## ALU
module ALU #(parameter w = 8) (
    clk, rst, CE, IN_valid, MODE, CMD, OPA, OPB, Cin,
    ERR, RES, OF, COUT, G, L, E);
For scale: ~1500 cells after synthesis, about 64 flip-flops.
==> flow/config.mk <==
export PLATFORM = sky130hd
export DESIGN_NAME = ALU
export DESIGN_NICKNAME = ALU
export VERILOG_FILES = /design/flow/design.v
export SDC_FILE = /design/flow/constraint.sdc
export NUM_CORES = 4
export LEC_CHECK = 0
export CAP_MARGIN = 5
export CORE_MARGIN = 2
export CORE_UTILIZATION = 65
export SETUP_SLACK_MARGIN = -0.29
export SLEW_MARGIN = 40
export TNS_END_PERCENT = 5
==> flow/constraint.sdc <==
create_clock -name core_clock -period 4.97 [get_ports {clk}]
set_input_delay 0.9940 -clock core_clock [delete_from_list [all_inputs] [get_ports {clk}]]
set_output_delay 0.9940 -clock core_clock [all_outputs]
set_load 0.01 [all_outputs]
run.sh (not shown) runs the stock make flow with config.mk's settings and CLKGATE_MAP_FILE=.
The starting point completed, yet does not pass: negative setup slack.
Next try:
Settings changed: ABC_AREA set to 1, CAP_MARGIN 5 to 20, CORE_UTILIZATION 65 to 69, CTS_CLUSTER_DIAMETER set to 341, CTS_CLUSTER_SIZE set to 16, SLEW_MARGIN 40 to 20, TNS_END_PERCENT 5 to not set.
Clock period 4.97 ns to 4.85 ns, I/O delays scaled along.
What happened: The changed run finished but failed the layout checks on negative setup slack. Hold slack gains 0.0045 ns. Total power shrinks by 1.8%. Final cell count grows by 17%. Cell area barely changes. Sequential share of layout area stays flat.
Next try:
Settings changed: CORE_UTILIZATION 69 to 72, CTS_CLUSTER_DIAMETER 341 to 370, CTS_CLUSTER_SIZE 16 to not set, PLACE_DENSITY set to 0.42, SETUP_SLACK_MARGIN -0.29 to 0.87.
Clock period 4.85 ns to 2.96 ns, I/O delays scaled along.
Result: The new run aborted during clock tree synthesis (DPL-0033). Synthesized cell count stays the same. Die area came out lower by a few percent. Area after synthesis is unchanged.

* * *

The RTL this note starts from:
==> flow/design.v <==
module ALU #(parameter w = 8) (
    clk, rst, CE, IN_valid, MODE, CMD, OPA, OPB, Cin,
    ERR, RES, OF, COUT, G, L, E);
    input clk;
    input rst;
    input CE;
    input [1:0] IN_valid;
    input MODE;
    input [3:0] CMD;
    input [w-1:0] OPA;
    input [w-1:0] OPB;
    input Cin;
    output reg ERR;
    output reg OF;
    output reg COUT;
    output reg G;
    output reg L;
    output reg E;
    output reg [2*w:0] RES;
reg [1:0] IN_valid_t;
reg [3:0] CMD_t;
reg MODE_t, Cin_t;
reg [w-1:0] OPA_t, OPB_t;
reg ERR_t, OF_t, COUT_t, G_t, L_t, E_t;
reg [2*w:0] RES_t, RES_m;
reg signed [w-1:0] sOPA, sOPB;
reg signed [2*w:0] sRES;
reg [$clog2(w)-1:0] shift_amount;
always @(posedge clk or posedge rst) begin  
    if(rst) begin
        OPA_t <= 0;
        OPB_t <= 0;
        Cin_t <= 0;
        IN_valid_t <= 0;
        MODE_t <= 0;
        CMD_t <= 0; end
     else if(CE) begin
        OPA_t <= OPA;
        OPB_t <= OPB;
        Cin_t <= Cin;
        IN_valid_t <= IN_valid;
        MODE_t <= MODE;
        CMD_t <= CMD; end   
end
always @(*) begin
    ERR_t = 0;    
    sOPA = 0;
    sOPB = 0;
    sRES = 0;
    shift_amount = 0;
    OF_t = 0;
    COUT_t = 0;
    G_t = 0;
    L_t = 0;
    E_t = 0;
    RES_t = 0;
    if(MODE_t) begin
        case(CMD_t)
            4'b0000: begin 
                        if(IN_valid_t == 2'b11) begin
                            RES_t = OPA_t + OPB_t;
                            COUT_t = RES_t[w]; end
                        else ERR_t = 1; end
            4'b0001: begin 
                        if(IN_valid_t == 2'b11) begin
                            RES_t = OPA_t - OPB_t;
                            OF_t = (OPA_t < OPB_t) ? 1 : 0; end
                        else ERR_t = 1; end
            4'b0010: begin 
                        if(IN_valid_t == 2'b11) begin
                            RES_t = OPA_t + OPB_t + Cin_t;
                            COUT_t = RES_t[w]; end
                        else ERR_t = 1; end
            4'b0011: begin 
                        if(IN_valid_t == 2'b11) begin
                            RES_t = OPA_t - OPB_t - Cin_t;
                            OF_t = (OPA_t < (OPB_t + Cin_t)); end
                        else ERR_t = 1; end
            4'b0100: begin 
                        if(IN_valid_t[0] == 1'b1) begin
                            RES_t = OPA_t + 1'b1;
                            COUT_t = RES_t[w]; end
                        else ERR_t = 1; end
            4'b0101: begin 
                        if(IN_valid_t[0] == 1'b1) begin
                            RES_t = OPA_t - 1'b1;
                            OF_t = RES_t[w]; end
                        else ERR_t = 1; end
            4'b0110: begin 
                        if(IN_valid_t[1] == 1'b1) begin
                            RES_t = OPB_t + 1'b1;
                            COUT_t = RES_t[w]; end
                        else ERR_t = 1; end
            4'b0111: begin 
                        if(IN_valid_t[1] == 1'b1) begin
                            RES_t = OPB_t - 1'b1;
                            OF_t = RES_t[w]; end
                        else ERR_t = 1; end
            4'b1000: begin 
                        if(IN_valid_t == 2'b11) begin
                            E_t = (OPA_t == OPB_t) ? 1 : 0;
                            L_t = (OPA_t < OPB_t) ? 1 : 0;
                            G_t = (OPA_t > OPB_t) ? 1 : 0; end
                        else ERR_t = 1; end
            4'b1001: begin 
                        if(IN_valid_t == 2'b11) begin
                            RES_t = (OPA_t + 1) * (OPB_t + 1); end
                        else ERR_t = 1; end
            4'b1010: begin 
                        if(IN_valid_t == 2'b11) begin
                            RES_t = (OPA_t << 1) * OPB_t; end
                        else ERR_t = 1; end
            4'b1011: begin
                        if(IN_valid_t == 2'b11) begin
                            sOPA = $signed(OPA_t);
                            sOPB = $signed(OPB_t);
                            sRES = sOPA + sOPB;
                            RES_t = sRES;
                            OF_t = ((sOPA[w-1] == sOPB[w-1]) && (sRES[w-1] != sOPA[w-1]));
                            E_t = (sOPA == sOPB) ? 1 : 0;
                            L_t = (sOPA < sOPB) ? 1 : 0;
                            G_t = (sOPA > sOPB) ? 1 : 0; end
                        else ERR_t = 1; end
            4'b1100: begin
                        if(IN_valid_t == 2'b11) begin
                            sOPA = $signed(OPA_t);
                            sOPB = $signed(OPB_t);
                            sRES = sOPA - sOPB;
                            RES_t = sRES;
                            OF_t = ((sOPA[w-1] != sOPB[w-1]) && (sRES[w-1] != sOPA[w-1]));
                            E_t = (sOPA == sOPB) ? 1 : 0;
                            L_t = (sOPA < sOPB) ? 1 : 0;
                            G_t = (sOPA > sOPB) ? 1 : 0; end
                        else ERR_t = 1; end
            default: begin
                        RES_t = 0;
                        COUT_t = 1'b0;
                        OF_t = 1'b0;
                        G_t = 1'b0;
                        E_t = 1'b0;
                        L_t = 1'b0;
                        ERR_t = 1'b1; end
             endcase
             end
    else begin 
        case(CMD_t)
          4'b0000: begin
                      if(IN_valid_t == 2'b11) begin
                          RES_t = OPA_t & OPB_t; end
                      else ERR_t = 1; end
          4'b0001: begin
                      if(IN_valid_t == 2'b11) begin
                          RES_t = ~(OPA_t & OPB_t);
                          RES_t[2*w-1 : 8] = 0; end
                      else ERR_t = 1; end
          4'b0010: begin
                      if(IN_valid_t == 2'b11) begin
                          RES_t = OPA_t | OPB_t; end
                      else ERR_t = 1; end
          4'b0011: begin
                      if(IN_valid_t == 2'b11) begin
                          RES_t = ~(OPA_t | OPB_t);
                          RES_t[2*w-1 : 8] = 0; end
                      else ERR_t = 1; end
          4'b0100: begin
                      if(IN_valid_t == 2'b11) begin
                          RES_t = OPA_t ^ OPB_t; end
                      else ERR_t = 1; end
          4'b0101: begin
                      if(IN_valid_t == 2'b11) begin
                          RES_t = ~(OPA_t ^ OPB_t);
                          RES_t[2*w-1 : 8] = 0; end
                      else ERR_t = 1; end
          4'b0110: begin
                      if(IN_valid_t[0] == 1'b1) begin
                          RES_t = ~OPA_t;
                          RES_t[2*w-1 : 8] = 0; end
                      else ERR_t = 1; end
          4'b0111: begin
                      if(IN_valid_t[1] == 1'b1) begin
                          RES_t = ~OPB_t;
                          RES_t[2*w-1 : 8] = 0; end
                      else ERR_t = 1; end
          4'b1000: begin
                      if(IN_valid_t[0] == 1'b1) begin
                          RES_t = OPA_t >> 1; end
                      else ERR_t = 1; end
          4'b1001: begin
                      if(IN_valid_t[0] == 1'b1) begin
                          RES_t = OPA_t << 1; end
                      else ERR_t = 1; end
          4'b1010: begin
                      if(IN_valid_t[1] == 1'b1) begin
                          RES_t = OPB_t >> 1; end
                      else ERR_t = 1; end
          4'b1011: begin
                      if(IN_valid_t[1] == 1'b1) begin
                          RES_t = OPB_t << 1; end
                      else ERR_t = 1; end
          4'b1100: begin 
                      if(IN_valid_t == 2'b11) begin
                          if( |(OPB_t[(w-1) : ($clog2(w)+1)]))
                               ERR_t = 1;
                          else begin
                               shift_amount = OPB_t[$clog2(w)-1:0];
                               RES_t = {1'b0, ((OPA_t << shift_amount) | OPA_t >> (w - shift_amount))}; end end
                      else  ERR_t = 1; end
          4'b1101: begin 
                      if(IN_valid_t == 2'b11) begin
                          if( |(OPB_t[(w-1) : ($clog2(w)+1)]))
                               ERR_t = 1;
                          else begin
                               shift_amount = OPB_t[$clog2(w)-1:0];
                               RES_t = {1'b0, ((OPA_t >> shift_amount) | OPA_t << (w - shift_amount))}; end end
                      else  ERR_t = 1; end
          default: begin
                        RES_t = 0;
                        ERR_t = 1'b1; end
             endcase
             end
end
always @(posedge clk or posedge rst) begin
    if (rst) begin
        RES  <= 0;
        COUT <= 0;
        OF   <= 0;
        G    <= 0;
        L    <= 0;
        E    <= 0;
        ERR  <= 0;
        RES_m <= 0;
    end 
    else if (CE) begin
        if ((CMD_t == 4'b1001 || CMD_t == 4'b1010) && MODE_t == 1) begin
            RES_m <= RES_t;
            RES <= RES_m;
        end
        else
            RES <= RES_t;
            COUT <= COUT_t;
            OF   <= OF_t;
            G    <= G_t;
            L    <= L_t;
            E    <= E_t;
            ERR  <= ERR_t;
  end
end
endmodule
Settings: LEC_CHECK=0, ABC_AREA=1, CAP_MARGIN=20, CORE_ASPECT_RATIO=0.5, CORE_MARGIN=2, CORE_UTILIZATION=72, CTS_CLUSTER_DIAMETER=370, CTS_CLUSTER_SIZE=10, PLACE_DENSITY=0.42, SETUP_SLACK_MARGIN=0.87, SLEW_MARGIN=20, TNS_END_PERCENT=50; clock period 2.96 ns.
The starting point did not get past global routing (5_1_grt).
Next try:
- CORE_ASPECT_RATIO: 0.5 -> not set
- CORE_UTILIZATION: 72 -> 67
- CTS_CLUSTER_DIAMETER: 370 -> not set
- CTS_CLUSTER_SIZE: 10 -> not set
- PLACE_DENSITY: 0.42 -> not set
- SETUP_SLACK_MARGIN: 0.87 -> not set
- TNS_END_PERCENT: 50 -> not set
- clock period: 2.96 -> 9.05 ns (I/O delays scaled with it)
=> The changed run finished clean. Die area grows by a few percent. Area after synthesis is unchanged. Synthesized cell count does not change.
No activity file was given, so power comes from the tool's default toggle rates.
